// CONV
module  CONV(
  input                      clk,
  input                      reset,
  output logic               busy,	
  input                      ready,	
  output logic        [13:0] iaddr,
  input               [7:0]  idata,	
  output logic               ioe,
  output logic               wen_L0,
  output logic               oe_L0,
  output logic        [13:0] addr_L0,
  output logic        [11:0] w_data_L0,
  input               [11:0] r_data_L0,
  output logic               wen_L1,
  output logic               oe_L1,
  output logic        [11:0] addr_L1,
  output logic        [11:0] w_data_L1,
  input               [11:0] r_data_L1,
  output logic               oe_weight,
  output logic        [15:0] addr_weight,
  input  logic signed [7:0]  r_data_weight,
  output logic               wen_L2,
  output logic        [3:0]  addr_L2,
  output logic        [31:0] w_data_L2
  );
Size: ~5,900 cells after synthesis, about 4,000 flip-flops, roughly 170 I/O pins, roughly 0.13 mm² of cells after synthesis.
export LEC_CHECK = 0
export CAP_MARGIN = 20
export CORE_MARGIN = 2
export CORE_UTILIZATION = 17
export SLEW_MARGIN = 20
create_clock -name core_clock -period 8.65 [get_ports {clk}]
run.sh (not shown) runs the stock make flow with config.mk's settings and CLKGATE_MAP_FILE=.
The first run ran to the end with no violations.
Then changed:
- CORE_UTILIZATION: 17 -> 72
- CTS_CLUSTER_DIAMETER: default -> 335
- SETUP_SLACK_MARGIN: default -> -0.4
- clock period: 8.65 -> 4.02 ns (I/O delays scaled with it)
Effect: Now the flow reached the layout checks and failed them: setup timing; wire length goes up by 67%; hold slack gets worse by 0.056 ns; design area goes down by 4.8%.

---

Starting RTL as in the previous note.
Settings: LEC_CHECK=0, CAP_MARGIN=20, CORE_MARGIN=2, CORE_UTILIZATION=65, SLEW_MARGIN=20; clock period 7.24 ns.
Then changed:
--- a/flow/config.mk
+++ b/flow/config.mk
@@ -7,5 +7,11 @@
 export LEC_CHECK = 0
+export ABC_AREA = 1
 export CAP_MARGIN = 20
+export CORE_ASPECT_RATIO = 0.5
 export CORE_MARGIN = 2
-export CORE_UTILIZATION = 65
+export CORE_UTILIZATION = 72
+export CTS_CLUSTER_DIAMETER = 395
+export CTS_CLUSTER_SIZE = 96
+export PLACE_DENSITY_LB_ADDON = 0.09
+export SETUP_SLACK_MARGIN = 0.96
 export SLEW_MARGIN = 20
==> flow/constraint.sdc (replaced) <==
create_clock -name core_clock -period 4.02 [get_ports {clk}]
set_input_delay 0.8040 -clock core_clock [delete_from_list [all_inputs] [get_ports {clk}]]
set_output_delay 0.8040 -clock core_clock [all_outputs]
set_load 0.01 [all_outputs]
Outcome: The new run stopped in 5_1_grt with DPL-0033; die area fell by roughly a tenth; synthesized cell count climbs by a few percent; area after synthesis decreases slightly.
Then changed:
==> flow/config.mk (replaced) <==
export PLATFORM = sky130hd
export DESIGN_NAME = CONV
export DESIGN_NICKNAME = CONV
export VERILOG_FILES = /design/flow/design.v
export SDC_FILE = /design/flow/constraint.sdc
export NUM_CORES = 4
export LEC_CHECK = 0
export ABC_AREA = 0
export CAP_MARGIN = 20
export CELL_PAD_IN_SITES_DETAIL_PLACEMENT = 2
export CORE_MARGIN = 2
export CORE_UTILIZATION = 65
export CTS_CLUSTER_DIAMETER = 354
export GPL_ROUTABILITY_DRIVEN = 1
export PLACE_DENSITY_LB_ADDON = 0.1
export SLEW_MARGIN = 10
export TNS_END_PERCENT = 30
==> flow/constraint.sdc (replaced) <==
create_clock -name core_clock -period 8.0 [get_ports {clk}]
set_input_delay 1.6000 -clock core_clock [delete_from_list [all_inputs] [get_ports {clk}]]
set_output_delay 1.6000 -clock core_clock [all_outputs]
set_load 0.01 [all_outputs]
=> With this change the flow died in 3_5_place_dp. Die area went up by about 11%. Synthesized area went up by 0.49%. Synthesized cell count went down by 2.7%.
Then changed:
==> flow/config.mk (replaced) <==
export PLATFORM = sky130hd
export DESIGN_NAME = CONV
export DESIGN_NICKNAME = CONV
export VERILOG_FILES = /design/flow/design.v
export SDC_FILE = /design/flow/constraint.sdc
export NUM_CORES = 4
export LEC_CHECK = 0
export CAP_MARGIN = 20
export CORE_MARGIN = 2
export CORE_UTILIZATION = 50
export SETUP_SLACK_MARGIN = 2.07
export SLEW_MARGIN = 20
==> flow/constraint.sdc (replaced) <==
create_clock -name core_clock -period 7.24 [get_ports {clk}]
set_input_delay 1.4480 -clock core_clock [delete_from_list [all_inputs] [get_ports {clk}]]
set_output_delay 1.4480 -clock core_clock [all_outputs]
set_load 0.01 [all_outputs]
Result:
- Now the flow went through all stages and came out clean
- die area climbs by 30%
- synthesized area does not change
- synthesized cell count does not change
Then changed:
--- a/flow/config.mk
+++ b/flow/config.mk
@@ -9,4 +9,5 @@
 export CORE_MARGIN = 2
-export CORE_UTILIZATION = 50
-export SETUP_SLACK_MARGIN = 2.07
+export CORE_UTILIZATION = 72
+export PLACE_DENSITY_LB_ADDON = 0.2
+export SETUP_SLACK_MARGIN = 1.66
 export SLEW_MARGIN = 20
==> flow/constraint.sdc (replaced) <==
create_clock -name core_clock -period 8.8 [get_ports {clk}]
set_input_delay 1.7600 -clock core_clock [delete_from_list [all_inputs] [get_ports {clk}]]
set_output_delay 1.7600 -clock core_clock [all_outputs]
set_load 0.01 [all_outputs]
Effect: Maximum frequency falls by about a fifth. Area after synthesis stays the same. Routed wire length rises by well over a third. Die size falls by a quarter to a third. Global-route usage rises by 16 points. Clock-buffer cell count falls by 12. Via count rises by roughly a tenth. Cell area falls slightly.

---

Setup of build 50:
Starting RTL as in the previous note.
// CONV
module  CONV(
  input                      clk,
  input                      reset,
  output logic               busy,	
  input                      ready,	
  output logic        [13:0] iaddr,
  input               [7:0]  idata,	
  output logic               ioe,
  output logic               wen_L0,
  output logic               oe_L0,
  output logic        [13:0] addr_L0,
  output logic        [11:0] w_data_L0,
  input               [11:0] r_data_L0,
  output logic               wen_L1,
  output logic               oe_L1,
  output logic        [11:0] addr_L1,
  output logic        [11:0] w_data_L1,
  input               [11:0] r_data_L1,
  output logic               oe_weight,
  output logic        [15:0] addr_weight,
  input  logic signed [7:0]  r_data_weight,
  output logic               wen_L2,
  output logic        [3:0]  addr_L2,
  output logic        [31:0] w_data_L2
  );
  assign oe_L0 = 1'b0;
  localparam INITIAL0 = 0;
  localparam READ0    = 1;
  localparam EXECUTE0 = 2;
  localparam WRITE0   = 3;
  localparam DONE0    = 4;
  localparam EXECUTE1 = 0;
  localparam IDLE10   = 1;
  localparam WRITE1   = 2;
  localparam IDLE11   = 3;
  localparam DONE1    = 4;
  localparam INITIAL2 = 0;
  localparam IDLE20   = 1;
  localparam IDLE21   = 2;
  localparam READ2    = 3;
  localparam IDLE22   = 4;
  localparam IDLE23   = 5;
  localparam IDLE24   = 6;
  localparam IDLE25   = 7;
  localparam WRITE2   = 8;
  reg  [2:0]  layer0_cs;
  reg  [2:0]  layer0_ns;
  reg  [2:0]  layer1_cs;
  reg  [2:0]  layer1_ns;
  reg  [3:0]  layer2_cs;
  reg  [3:0]  layer2_ns;
  reg  [7:0]  column0_cnt;
  reg  [7:0]  column1_cnt;
  reg  [7:0]  row0_cnt;
  reg  [12:0] AfterFilter [0:8];
  reg  [7:0]  weight; 
  reg  [11:0] flatten;
  wire read0_done;
  wire read2_done;
  wire execute0_done;
  wire execute1_done;
  wire write0_done;
  wire write1_done;
  wire sr1_en;
  wire sr2_en;
  wire idle;
  assign read0_done = (iaddr==14'd130);
  assign read2_done = (addr_L1==4095);
  assign execute0_done = (iaddr==14'd133);
  assign execute1_done = (addr_L0==14'd129);
  assign write0_done = (addr_L0==16383);
  assign write1_done = (addr_L1==4095);
  assign sr1_en = (layer0_cs>=READ0);
  assign sr2_en = (layer1_cs>=EXECUTE1);
  assign idle = (column1_cnt>=126 && column1_cnt<255);
  always @(posedge clk, posedge reset) begin
    if (reset) layer0_cs <= INITIAL0;
  ...
clock: 4.02 ns
lec_check: 0
cap_margin: 20
core_margin: 2
core_utilization: 59
slew_margin: 20
Build 50: flow complete, layout not clean; failing: negative setup slack
#### Input delta (build 42 over build 50)
- CORE_UTILIZATION: 59 -> 72
- PLACE_DENSITY: unset -> 0.66
- the clock period (ns, I/O delays scaled along): 4.02 -> 6.47
## What came out
- Build 42 finished end to end and its layout was clean on timing, DRC and antenna.
- Delta (build 42 minus build 50): sequential share of power higher, worst setup slack higher, synthesized-area fraction occupied by xor and xnor cells roughly the same.
- Build 42 against build 50: slack of the worst reg-to-reg path now larger; total number of clock tree sinks barely changed.
The following lists how build 84 was set up differently from build 42:
- a deleted PLACE_DENSITY that had been 0.66
- an added SETUP_SLACK_MARGIN of 1.41
- an added CORE_ASPECT_RATIO of 0.5
- a change of CORE_UTILIZATION from 72 to 70
- a change of the clock period (ns, I/O delays scaled along) from 6.47 to 5.49
Findings:
Ran to the end and failed final checks on negative setup slack: build 84.
Per the comparison of build 84 with build 42, total leakage power flat, clock transition at the register clock pins on the worst setup and hold paths after CTS held.
Total global-route track usage for build 84: 1.9 points down relative to build 42
#### Input delta (build 90 over build 84)
- SETUP_SLACK_MARGIN removed (was 1.41)
- CORE_ASPECT_RATIO removed (was 0.5)
- CORE_UTILIZATION changed from 70 to 50
- the clock period (ns, I/O delays scaled along) changed from 5.49 to 8.0
[summary]
- Build 90: all stages complete, timing, DRC and antenna checks passed
- Build 90 falls short of build 84 in post-route standard cell area excluding fillers.
- Taking build 84 over build 90, the die outline height ratio works out to 0.60.
- Fmax: build 90 worse than build 84
- Build 84 -> build 90: cell count of the worst reg-to-reg path decreased by a few percent
- Build 84 → build 90: hold slack ~0 delta; peak fanout along the critical path +4; worst IR drop on VDD -about 36%.

---

## v1
CONV again, from the RTL that the note above started with.
==> flow/config.mk <==
export PLATFORM = sky130hd
export DESIGN_NAME = CONV
export DESIGN_NICKNAME = CONV
export VERILOG_FILES = /design/flow/design.v
export SDC_FILE = /design/flow/constraint.sdc
export NUM_CORES = 4
export LEC_CHECK = 0
export ABC_AREA = 1
export CAP_MARGIN = 15
export CORE_ASPECT_RATIO = 1.72
export CORE_MARGIN = 2
export CORE_UTILIZATION = 61
export CTS_CLUSTER_DIAMETER = 93
export MAX_ROUTING_LAYER = met5
export PLACE_DENSITY = 0.65
export SETUP_SLACK_MARGIN = 0.1
export SLEW_MARGIN = 0
export TNS_END_PERCENT = 15
==> flow/constraint.sdc <==
create_clock -name core_clock -period 12.8 [get_ports {clk}]
set_input_delay 2.5600 -clock core_clock [delete_from_list [all_inputs] [get_ports {clk}]]
set_output_delay 2.5600 -clock core_clock [all_outputs]
set_load 0.01 [all_outputs]
v1 finished end to end and its layout was clean on timing, DRC and antenna.
### v1 -> v23
==> flow/config.mk <==
export PLATFORM = sky130hd
export DESIGN_NAME = CONV
export DESIGN_NICKNAME = CONV
export VERILOG_FILES = /design/flow/design.v
export SDC_FILE = /design/flow/constraint.sdc
export NUM_CORES = 4
export LEC_CHECK = 0
export CAP_MARGIN = 20
export CORE_MARGIN = 2
export CORE_UTILIZATION = 72
export CTS_CLUSTER_DIAMETER = 30
export PLACE_DENSITY = 0.35
export SETUP_SLACK_MARGIN = 1.41
export SLEW_MARGIN = 20
==> flow/constraint.sdc <==
create_clock -name core_clock -period 5.49 [get_ports {clk}]
set_input_delay 1.0980 -clock core_clock [delete_from_list [all_inputs] [get_ports {clk}]]
set_output_delay 1.0980 -clock core_clock [all_outputs]
set_load 0.01 [all_outputs]
--- outcome ---
Tool error DPL-0033 stopped v23 during clock tree synthesis (4_1_cts); no final results.
Going from v1 to v23, fraction of the core area occupied by cells at floorplan now larger; standard cell core area saw a decrease; number of placed instances with taps included saw a decrease.
Inputs modified between v23 and v38:
==> flow/config.mk <==
export PLATFORM = sky130hd
export DESIGN_NAME = CONV
export DESIGN_NICKNAME = CONV
export VERILOG_FILES = /design/flow/design.v
export SDC_FILE = /design/flow/constraint.sdc
export NUM_CORES = 4
export LEC_CHECK = 0
export ABC_AREA = 0
export CAP_MARGIN = 20
export CELL_PAD_IN_SITES_DETAIL_PLACEMENT = 1
export CORE_MARGIN = 2
export CORE_UTILIZATION = 44
export CTS_CLUSTER_DIAMETER = 351
export GPL_ROUTABILITY_DRIVEN = 1
export PLACE_DENSITY_LB_ADDON = 0.1
export SLEW_MARGIN = 20
export TNS_END_PERCENT = 30
==> flow/constraint.sdc <==
create_clock -name core_clock -period 8.0 [get_ports {clk}]
set_input_delay 1.6000 -clock core_clock [delete_from_list [all_inputs] [get_ports {clk}]]
set_output_delay 1.6000 -clock core_clock [all_outputs]
set_load 0.01 [all_outputs]
Notes after the runs:
Delta (v38 minus v23): number of synthesized flops with an enable pin held; number of instances in the synthesized netlist roughly the same.
Flow for v23 halted at clock tree synthesis (4_1_cts), error code DPL-0033.
v38 completed every stage of the flow, and the final layout passed the timing, design-rule and antenna checks.
Relative to v23, final weighted congestion of routability-driven global placement decreased by about 11% in v38.
Comparing v23 against v38, there is no change at all in cell area after synthesis.
Compared with v23, in v38 synthesis-stage register bit count now sits at about the same level; placed standard-cell area now sits higher; row count now sits higher; die width now sits higher; initial cell density of the core now sits lower.
Diff v23 -> v38: area of the die went up, placed wire-length estimate after detailed placement went up.
Power is estimated from default activity; no workload was simulated.
